== JK ==
Design rv32_core, start of the top module:
module rv32_core (
  input logic clk,
  input logic rst_n,
  output logic [31:0] imem_addr,
  input logic [31:0] imem_rdata,
  output logic dmem_valid,
  output logic dmem_we,
  output logic [31:0] dmem_addr,
  output logic [31:0] dmem_wdata,
  output logic [3:0] dmem_wstrb,
  input logic dmem_ready,
  input logic [31:0] dmem_rdata,
  output logic mmio_we,
  output logic [31:0] mmio_addr,
  output logic [31:0] mmio_wdata,
  input logic [31:0] mmio_rdata
);
export LEC_CHECK = 0
export ABC_AREA = 1
export CAP_MARGIN = 20
export CELL_PAD_IN_SITES_DETAIL_PLACEMENT = 2
export CELL_PAD_IN_SITES_GLOBAL_PLACEMENT = 3
export CORE_MARGIN = 7
export CORE_UTILIZATION = 40
export GPL_TIMING_DRIVEN = 0
export HOLD_SLACK_MARGIN = 0.16
export MAX_ROUTING_LAYER = met4
export PLACE_DENSITY = 0.6
export SLEW_MARGIN = 35
create_clock -name core_clock -period 8.0 [get_ports {clk}]
run.sh (not shown) runs the stock make flow with config.mk's settings and CLKGATE_MAP_FILE=.
JK: aborted in global routing (tool error)
The following lists how MS was set up differently from JK:
Settings: setting SETUP_SLACK_MARGIN to 0.59 for the first time; removing GPL_TIMING_DRIVEN (formerly 0); changing CAP_MARGIN from 20 to 40; setting CTS_CLUSTER_DIAMETER to 95 for the first time; removing MAX_ROUTING_LAYER (formerly met4); removing PLACE_DENSITY (formerly 0.6); changing CORE_UTILIZATION from 40 to 72; setting CTS_CLUSTER_SIZE to 10 for the first time; setting PLACE_DENSITY_LB_ADDON to 0.0 for the first time; removing CELL_PAD_IN_SITES_GLOBAL_PLACEMENT (formerly 3); removing CELL_PAD_IN_SITES_DETAIL_PLACEMENT (formerly 2); changing CORE_MARGIN from 7 to 2; changing HOLD_SLACK_MARGIN from 0.16 to 0.28; changing SLEW_MARGIN from 35 to 20; changing the clock period (ns, I/O delays scaled along) from 8.0 to 2.02.
==> results <==
- MS never completed; the flow aborted with a tool error in global routing.
- In MS the number of instances resized during post-cts repair turned out 490 higher than in JK.
- MS ended with more post-CTS repair timing setup buffer count than JK.
- Summary: with JK as the reference, area of the core in MS moved down by more than a quarter.
- Measured against each other, MS and JK differ in floorplan core density, the lower figure coming from JK.
- As of MS, number of buffers created by CTS had fallen by a few percent compared to JK.
- Side by side, chip height turned out lower in MS than in JK.
- Against JK, routability congestion estimate from global placement in MS rose by a few percent.
- The full die area reported for MS is smaller than that of JK by 110000 um^2.
Changes in AL relative to MS:
Settings: ABC_AREA: 1 -> unset; CTS_CLUSTER_DIAMETER: 95 -> 375; CAP_MARGIN: 40 -> 20; SETUP_SLACK_MARGIN: 0.59 -> 1.15; CTS_CLUSTER_SIZE: 10 -> 33; HOLD_SLACK_MARGIN: 0.28 -> unset; the clock period (ns, I/O delays scaled along): 2.02 -> 4.32.
--- outcome ---
- AL: DPL-0033 in clock tree synthesis -> run aborted
- From AL to MS, top-level port count did not move at all.
- Number of distinct library cell variants in the gate-level netlist after synthesis in AL is 41 higher than in MS
- Compared with MS, AL shows a lower synthesized area.
- Per the comparison of AL with MS, number of flops mapped to enable cells by yosys roughly the same, fraction of the mapped netlist area in simple logic gates went down by 12 points.
- Looking only at count of instantiated cells in the yosys netlist, and setting everything else aside, the higher value of AL and MS goes to MS.
- Fraction of the core area occupied by cells at floorplan: AL vs MS down 0.24 points
What TR does differently from AL at the input level:
Settings: a deleted PLACE_DENSITY_LB_ADDON that had been 0.0; a change of CORE_UTILIZATION from 72 to 40; a change of SETUP_SLACK_MARGIN from 1.15 to 0.98; a deleted CTS_CLUSTER_SIZE that had been 33; a deleted CTS_CLUSTER_DIAMETER that had been 375; an added PLACE_DENSITY of 0.6; a change of the clock period (ns, I/O delays scaled along) from 4.32 to 7.63.
Findings:
TR: flow completed, timing, DRC and antenna clean
TR against AL: count of distinct cell types in the synthesized netlist roughly the same, instance count after placement with tap cells included higher.
Compared with AL, in TR flop and latch count out of synthesis level, setup slack after placement went up 1.99 ns, global placer's final weighted congestion now sits lower.
Cmp TR vs AL: area of the core region higher in TR
Compared with AL, die area in TR increased by more than half.
On top-level port count, TR and AL are basically level.
From AL to TR the numbers moved as follows: y dimension of the die now sits higher, sequential cell area fraction in the yosys report was more or less identical, die extent in x moved up.
